==> inputs of run H <==
Design cpu_pl, start of the top module:
module  cpu_pl (
  input clk,
  input rst,
  output [7:0] imem_addr,
  input [31:0] imem_data,
  output [7:0] mem_req_addr,
  output mem_req_rw,
  output mem_req_valid,
  output [127:0] mem_data_write,
  input [127:0] mem_data_read,
  input mem_ready,
  output [7:0] io_addr,
  output [31:0] io_dout,
  output io_we,
  input [31:0] io_din
);
clock: 6.56 ns
lec_check: 0
abc_area: 0
cap_margin: 20
core_aspect_ratio: 1.34
core_margin: 3
core_utilization: 31
gpl_routability_driven: 1
gpl_timing_driven: 0
place_density_lb_addon: 0.1
setup_slack_margin: 0.81
slew_margin: 15
tns_end_percent: 35
run.sh (not shown) runs the stock make flow with config.mk's settings and CLKGATE_MAP_FILE=.
==> run D: changes against run H <==
- ABC_AREA: 0 -> unset
- CELL_PAD_IN_SITES_DETAIL_PLACEMENT: unset -> 0
- CORE_ASPECT_RATIO: 1.34 -> unset
- CORE_MARGIN: 3 -> 2
- CORE_UTILIZATION: 31 -> 15
- CTS_CLUSTER_DIAMETER: unset -> 301
- GPL_ROUTABILITY_DRIVEN: 1 -> 0
- GPL_TIMING_DRIVEN: 0 -> 1
- HOLD_SLACK_MARGIN: unset -> 0.24
- MAX_ROUTING_LAYER: unset -> met5
- MIN_ROUTING_LAYER: unset -> met2
- PLACE_DENSITY_LB_ADDON: 0.1 -> 0.02
- SETUP_SLACK_MARGIN: 0.81 -> 2.72
- SLEW_MARGIN: 15 -> 20
- TNS_END_PERCENT: 35 -> 5
==> flow/constraint.sdc (replaced) <==
create_clock -name core_clock -period 9.5 [get_ports {clk}]
set_input_delay 1.9000 -clock core_clock [delete_from_list [all_inputs] [get_ports {clk}]]
set_output_delay 1.9000 -clock core_clock [all_outputs]
set_load 0.01 [all_outputs]
==> run A: changes against run H <==
- ABC_AREA: 0 -> unset
- CORE_ASPECT_RATIO: 1.34 -> unset
- CORE_MARGIN: 3 -> 2
- CORE_UTILIZATION: 31 -> 66
- CTS_CLUSTER_SIZE: unset -> 55
- GPL_ROUTABILITY_DRIVEN: 1 -> unset
- GPL_TIMING_DRIVEN: 0 -> unset
- HOLD_SLACK_MARGIN: unset -> 0.28
- PLACE_DENSITY_LB_ADDON: 0.1 -> unset
- SETUP_SLACK_MARGIN: 0.81 -> 1.34
- SLEW_MARGIN: 15 -> 0
- TNS_END_PERCENT: 35 -> unset
==> flow/constraint.sdc (replaced) <==
create_clock -name core_clock -period 5.13 [get_ports {clk}]
set_input_delay 1.0260 -clock core_clock [delete_from_list [all_inputs] [get_ports {clk}]]
set_output_delay 1.0260 -clock core_clock [all_outputs]
set_load 0.01 [all_outputs]
==> summary of the runs <==
Run D completed with no timing, DRC or antenna violations. Run A finished but failed the layout checks on negative setup slack. Run H reached the layout checks and failed them: negative setup slack.
Against run H, the sequential share of layout area of run D is lower by 1.4 points.
Between run H and run A, the lower routed wire length is in run A (gap about 21%, measured against run A).
Against run D, the total power of run A is larger by 64%.
The lowest global-route usage belongs to run D, the highest to run A.
In run A the hold slack is lower than in run H, by 0.0049 ns.
==> figures <==
metric                                                                          run H                       run A                             run D
Run status                                                 complete, but fails checks  complete, but fails checks                    finished clean
Violated checks                                                  negative setup slack        negative setup slack                                 -
Power density relative to cell area                                        425 nW/um2                  539 nW/um2                        307 nW/um2
Count of TritonRoute iterations in the first routing pass                           6                          20                                10
Hold WS                                                                      0.450 ns                    0.445 ns                          0.447 ns
Master of the slowest instance on the critical path          sky130_fd_sc_hd__mux2i_4      sky130_fd_sc_hd__or4_4  sky130_fd_sc_hd__clkdlybuf4s50_1
Largest vdd supply drop                                                        398 uV                      577 uV                            230 uV
Worst-path maximum fanout                                                          11                          17                                 5
Data required time at the worst endpoint                                      7.45 ns                     5.98 ns                          10.46 ns
Fp util                                                                         31.1%                       66.6%                             15.0%
Metal3 WL                                                                     42.9 mm                     78.4 mm                            323 mm
Critical path buffers and inverters                                                11                           6                                 6

==> branch xenon: inputs <==
cpu_pl again, from the RTL that the note above started with.
Design cpu_pl, start of the top module:
module  cpu_pl (
  input clk,
  input rst,
  output [7:0] imem_addr,
  input [31:0] imem_data,
  output [7:0] mem_req_addr,
  output mem_req_rw,
  output mem_req_valid,
  output [127:0] mem_data_write,
  input [127:0] mem_data_read,
  input mem_ready,
  output [7:0] io_addr,
  output [31:0] io_dout,
  output io_we,
  input [31:0] io_din
);
clock: 9.56 ns
lec_check: 0
abc_area: 0
cap_margin: 10
cell_pad_in_sites_detail_placement: 2
cell_pad_in_sites_global_placement: 1
core_aspect_ratio: 1.08
core_margin: 7
core_utilization: 36
cts_cluster_size: 99
gpl_routability_driven: 1
gpl_timing_driven: 1
place_density: 0.7
slew_margin: 0
==> branch umber: changes against branch xenon <==
Settings changed: ABC_AREA 0 to default, CAP_MARGIN 10 to 20, CELL_PAD_IN_SITES_DETAIL_PLACEMENT 2 to default, CELL_PAD_IN_SITES_GLOBAL_PLACEMENT 1 to default, CORE_ASPECT_RATIO 1.08 to default, CORE_MARGIN 7 to 2, CORE_UTILIZATION 36 to 72, CTS_CLUSTER_DIAMETER from default to 363, CTS_CLUSTER_SIZE 99 to 98, GPL_ROUTABILITY_DRIVEN 1 to default, GPL_TIMING_DRIVEN 1 to default, PLACE_DENSITY 0.7 to default, SETUP_SLACK_MARGIN from default to 1.24, SLEW_MARGIN 0 to 20, TNS_END_PERCENT from default to 5.
==> flow/constraint.sdc (replaced) <==
create_clock -name core_clock -period 5.35 [get_ports {clk}]
set_input_delay 1.0700 -clock core_clock [delete_from_list [all_inputs] [get_ports {clk}]]
set_output_delay 1.0700 -clock core_clock [all_outputs]
set_load 0.01 [all_outputs]
==> comparison <==
- Branch xenon completed without violations. Branch umber did not get past global routing, error GRT-0116.
- In area after synthesis, branch xenon and branch umber do not differ.
- Against branch xenon, the die area of branch umber is smaller by 51%.
- In synthesized cell count, branch xenon and branch umber do not differ.
==> figures <==
metric	branch umber	branch xenon
Status	aborted with a tool error	no timing/DRC/antenna violations
Last stage reached	global routing	-
Clock Path Buffers	3	4
Core area	169000 sq um	336000 sq um
Inserted Clock Buffers	30	289
GP Congestion	1.07	0.952
H-tree depth	1	5
Cell Rows	151	221
Post-CTS Setup Bufs	60	0
Initial core utilization	72.2%	36.3%
Hpwl dp	344000 microns	359000 microns
Power and IR drop assume default switching activity.
